## pipelined
module pipelined(
    input  wire              clk,
    input  wire              rst,
    input  wire              in_valid,
    output wire              in_ready,
    input  wire signed [15:0] a,
    input  wire signed [15:0] b,
    input  wire signed [15:0] c,
    input  wire signed [15:0] d,
    input  wire signed [15:0] e,
    output reg               out_valid,
    input  wire              out_ready,
    output reg signed [31:0]  y
);
Size: about 3200 cells after synthesis, ~120 I/O pins.
clock: 5.63 ns
lec_check: 0
cap_margin: 20
core_margin: 2
core_utilization: 66
setup_slack_margin: 1.28
slew_margin: 20
run.sh (not shown) runs the stock make flow with config.mk's settings and CLKGATE_MAP_FILE=.
The baseline completed and failed the layout checks on negative setup slack.
Edit:
CORE_UTILIZATION = 40   (was 66)
SETUP_SLACK_MARGIN = not set   (was 1.28)
clock period = 8.0 ns   (was 5.63 ns; I/O delays follow)
=>
- The changed run finished with timing, DRC and antenna clean
- routed wire length fell by about a fifth
- setup slack is better by 1.2 ns
- final area is lower by roughly a tenth
- non-clock buffer count went down by 306
- core utilization fell by 39 points

Setup of garnet:
The RTL this note starts from:
==> flow/design.v <==
`timescale 1ns / 1ps
module pipelined(
    input  wire              clk,
    input  wire              rst,
    input  wire              in_valid,
    output wire              in_ready,
    input  wire signed [15:0] a,
    input  wire signed [15:0] b,
    input  wire signed [15:0] c,
    input  wire signed [15:0] d,
    input  wire signed [15:0] e,
    output reg               out_valid,
    input  wire              out_ready,
    output reg signed [31:0]  y
);
    wire s3_ready_in;
    wire s2_ready_in;
    wire s1_ready_in;
    assign s3_ready_in = (~out_valid) || (out_valid && out_ready);
    assign s2_ready_in = (~s2_valid)  || (s2_valid  && s3_ready_in);
    assign s1_ready_in = (~s1_valid)  || (s1_valid  && s2_ready_in);
    assign in_ready = s1_ready_in;
    wire in_send = in_valid && in_ready;
    reg signed [31:0] s1_p1;
    reg signed [31:0] s1_p2;
    reg signed [15:0] s1_e;
    reg               s1_valid;
    always @(posedge clk) begin
        if (rst) begin
            s1_valid <= 1'b0;
            s1_p1    <= 32'sd0;
            s1_p2    <= 32'sd0;
            s1_e     <= 16'sd0;
        end else if (s1_ready_in) begin
            s1_valid <= in_send;
            if (in_send) begin
                s1_p1 <= $signed(a) * $signed(b);
                s1_p2 <= $signed(c) * $signed(d);
                s1_e  <= e;
            end
        end
    end
    reg signed [31:0] s2_s;
    reg signed [15:0] s2_e;
    reg               s2_valid;
    always @(posedge clk) begin
        if (rst) begin
            s2_valid <= 1'b0;
            s2_s     <= 32'sd0;
            s2_e     <= 16'sd0;
        end else if (s2_ready_in) begin
            s2_valid <= s1_valid;
            if (s1_valid) begin
                s2_s <= s1_p1 + s1_p2;
                s2_e <= s1_e;
            end
        end
    end
    always @(posedge clk) begin
        if (rst) begin
            out_valid <= 1'b0;
            y         <= 32'sd0;
        end else if (s3_ready_in) begin
            out_valid <= s2_valid;
            if (s2_valid) begin
                y <= s2_s + $signed(s2_e);
            end
        end
    end
endmodule
clock: 6.35 ns
lec_check: 0
cap_margin: 5
core_margin: 2
core_utilization: 72
cts_cluster_diameter: 330
cts_cluster_size: 32
place_density: 0.67
setup_slack_margin: 1.54
slew_margin: 20
For garnet, the flow was terminated by a tool error in 5_1_grt and produced no final design.
Inputs modified between garnet and indigo:
Settings: a change of SETUP_SLACK_MARGIN from 1.54 to -0.32; a change of CAP_MARGIN from 5 to 20; a deleted CTS_CLUSTER_SIZE that had been 32; a deleted CTS_CLUSTER_DIAMETER that had been 330; a change of the clock period (ns, I/O delays scaled along) from 6.35 to 5.9.
==> comparison <==
Of garnet and indigo, not a single run came through the flow clean.
indigo finished all stages; however, its layout fails the closing checks, the failures being negative setup slack.
Status(garnet) = ERROR, stage = 5_1_grt
Taking garnet as the reference, in indigo worst slack at placement decreased 0.31 ns; weighted congestion at the end of routability-driven global placement shrank by 0.0071; basic-gate share of the synthesized area counting and, or, nand and nor cells about even.
Re die area: no difference whatsoever between indigo and garnet.
[inputs] harbor vs indigo
Settings: a change of CORE_UTILIZATION from 72 to 27; a deleted SETUP_SLACK_MARGIN that had been -0.32; a deleted PLACE_DENSITY that had been 0.67; a change of the clock period (ns, I/O delays scaled along) from 5.9 to 7.79.
==> results <==
harbor: PASS, flow complete, no timing, DRC or antenna violations. For the delay of the slowest cell on the worst path, harbor came in 0.03 ns lower than indigo did. Summary of harbor over indigo: global-route total usage across every layer fell by 28 points, post-route worst setup slack rose by 1.27 ns.
> inputs changed (harbor -> sierra)
Settings: setting MAX_ROUTING_LAYER to met4 for the first time; changing CORE_UTILIZATION from 27 to 65; setting TNS_END_PERCENT to 60 for the first time; setting CTS_CLUSTER_SIZE to 53 for the first time; changing the clock period (ns, I/O delays scaled along) from 7.79 to 4.83.
Findings:
In sierra the implementation ran to completion but is not tape-out ready, as the final checks report negative setup slack. For sierra, the standard cell with the maximum stage delay on the critical path was sky130_fd_sc_hd__or4b_4, unlike harbor, where it was sky130_fd_sc_hd__clkdlybuf4s50_1. On global-route usage: sierra sits above harbor. | number of instances in the placed design | sierra vs harbor | about 13% lower |.
### sierra -> xenon
Settings: CTS_CLUSTER_SIZE removed (was 53); MAX_ROUTING_LAYER removed (was met4); TNS_END_PERCENT removed (was 60); CORE_UTILIZATION changed from 65 to 10; the clock period (ns, I/O delays scaled along) changed from 4.83 to 9.96.
xenon closes out successfully: all stages finished, all timing, DRC and antenna checks passed. Delta (xenon minus sierra): count of flip-flops and latches ~0 delta; post-detailed-routing wire length +about 2.7%. Higher worst hold-check slack was reported by sierra, not xenon. xenon leaves more setup margin than sierra. The final reports for xenon and sierra show post-route met1 wirelength higher in the former. Vias: xenon fewer than sierra. Instance tally after logic synthesis came out exactly the same in sierra and xenon. Diff sierra -> xenon: total antenna diodes in the routed design picked up an extra 5; count of inserted tapcells picked up an extra 3139.
For yarrow, these inputs were changed with respect to xenon:
Settings: changing CORE_UTILIZATION from 10 to 72; setting CTS_CLUSTER_DIAMETER to 174 for the first time; setting CTS_CLUSTER_SIZE to 95 for the first time.
--- outcome ---
From xenon to yarrow the numbers moved as follows: insertion delay of the later-clocked pin in the worst-skew pair down 0.04 ns; share of the core filled with cells in the final layout up 66 points; starting DRC count in detailed routing up 661.

RTL: the design.v shown in full above, as it stands there.
Settings: LEC_CHECK=0, CAP_MARGIN=20, CORE_MARGIN=2, CORE_UTILIZATION=72, CTS_CLUSTER_DIAMETER=174, CTS_CLUSTER_SIZE=95, PLACE_DENSITY=0.36, SLEW_MARGIN=20, TNS_END_PERCENT=5; clock period 7.37 ns.
The starting point ran to the end with no violations.
Rerun with:
PLACE_DENSITY = default   (was 0.36)
SETUP_SLACK_MARGIN = 2.94   (was default)
clock period = 9.96 ns   (was 7.37 ns; I/O delays follow)
Synthesized cell count stays the same; sequential share of layout area grows by 0.53 points.
Rerun with:
CTS_CLUSTER_DIAMETER = default   (was 174)
CTS_CLUSTER_SIZE = 58   (was 95)
PLACE_DENSITY = 0.67   (was default)
SETUP_SLACK_MARGIN = -0.1   (was 2.94)
TNS_END_PERCENT = default   (was 5)
clock period = 6.23 ns   (was 9.96 ns; I/O delays follow)
After rerunning: The new run never finished: it broke off in global routing. Area after synthesis does not change. Die size is unchanged. Synthesized cell count does not change.

Setup of exp/violet:
// pipelined: RTL as listed in full above, without the edits since
export LEC_CHECK = 0
export CAP_MARGIN = 20
export CELL_PAD_IN_SITES_DETAIL_PLACEMENT = 2
export CORE_MARGIN = 2
export CORE_UTILIZATION = 40
export CTS_CLUSTER_DIAMETER = 201
export CTS_CLUSTER_SIZE = 32
export GPL_ROUTABILITY_DRIVEN = 1
export SLEW_MARGIN = 25
export TNS_END_PERCENT = 60
create_clock -name core_clock -period 8.0 [get_ports {clk}]
Complete run, failing final checks: exp/violet, reason setup timing.
### exp/violet -> exp/nickel
Settings: TNS_END_PERCENT: 60 -> unset; SLEW_MARGIN: 25 -> 20; GPL_ROUTABILITY_DRIVEN: 1 -> unset; ABC_AREA: unset -> 1; CTS_CLUSTER_DIAMETER: 201 -> 383; CTS_CLUSTER_SIZE: 32 -> 100; SETUP_SLACK_MARGIN: unset -> -0.79; CELL_PAD_IN_SITES_DETAIL_PLACEMENT: 2 -> unset.
Results
Summary of exp/violet and exp/nickel: one run falls short of a clean finish, namely exp/violet.
Every stage of exp/violet finished as expected; the final checks, on the other hand, flagged setup timing, which means the layout fails.
Measured against each other, exp/nickel and exp/violet differ in area after synthesis, the lower figure coming from exp/violet.
Worst reg-to-reg path cell count for exp/nickel is lower than for exp/violet.
Summary — peak per-stage delay on the critical path, exp/nickel relative to exp/violet: lower, by 0.02 ns.
In exp/nickel the total cell area at the placement stage turned out 0.0031 mm2 higher than in exp/violet.
Of exp/nickel and exp/violet, the run reporting the higher global-route usage was exp/violet.
Relative to exp/violet, the utilization of exp/nickel is lower by 2.0 points.
In the tables for exp/nickel and exp/violet, area figure in the yosys stat output reads higher with exp/nickel.
Going from exp/violet to exp/nickel, final worst-path cycle share decreased by 18 points relative to the old numbers; detailed placement HPWL decreased by 28 mm relative to the old numbers.
Changes in exp/fjord relative to exp/nickel:
Settings: removing CTS_CLUSTER_SIZE (formerly 100); removing ABC_AREA (formerly 1); setting TNS_END_PERCENT to 40 for the first time; setting CELL_PAD_IN_SITES_GLOBAL_PLACEMENT to 3 for the first time; removing SETUP_SLACK_MARGIN (formerly -0.79); removing CTS_CLUSTER_DIAMETER (formerly 383); changing CAP_MARGIN from 20 to 10.
### Flow results
- Cmp exp/fjord vs exp/nickel: multiplexer share of the synthesized area higher in exp/fjord
- Per the comparison of exp/fjord with exp/nickel, final layout net count saw a decrease; multi-input gate share of total cell area saw an increase; share of synthesized area occupied by flip-flops and latches saw an increase.
- Comparing global-route wire length before repair for exp/nickel and exp/fjord, the bigger number came from exp/nickel.
- Changes observed in exp/fjord relative to exp/nickel: number of clock buffers in the layout went up 1, chip width went down 17 um, post-synth net total went down 1392, wire length on met2 went down about 3.7%.
- Relative to exp/nickel, the signed area change from the synthesized netlist to the final layout of exp/fjord is higher by 4.2 points.
--- input diff exp/fjord..exp/willow ---
Settings: a change of SLEW_MARGIN from 20 to 25; an added CELL_PAD_IN_SITES_DETAIL_PLACEMENT of 2; an added GPL_ROUTABILITY_DRIVEN of 0; a change of TNS_END_PERCENT from 40 to 60; a deleted CELL_PAD_IN_SITES_GLOBAL_PLACEMENT that had been 3; a change of CAP_MARGIN from 10 to 20.
==> results <==
The final report for exp/willow shows a completed flow and a layout that fails verification, specifically setup timing.
What exp/fjord reported for number of global-route vias before repair has to be multiplied by 1.3 to get the figure for exp/willow.
As far as number of sequential storage elements goes, exp/fjord and exp/willow are indistinguishable; the numbers are identical.
Changes observed in exp/willow relative to exp/fjord: area added between synthesis and finish rose by 1.3 points.
Diff exp/fjord -> exp/willow: buffering stage count on the worst path with inverters included climbed 3, worst setup margin down 1.15 ns, non-clock buffer count dropped 1.
Diff exp/fjord -> exp/willow | achievable frequency | down by more than 10%
exp/fjord ended up with met4 as its top layer used by detailed routing; exp/willow ended up with met5.
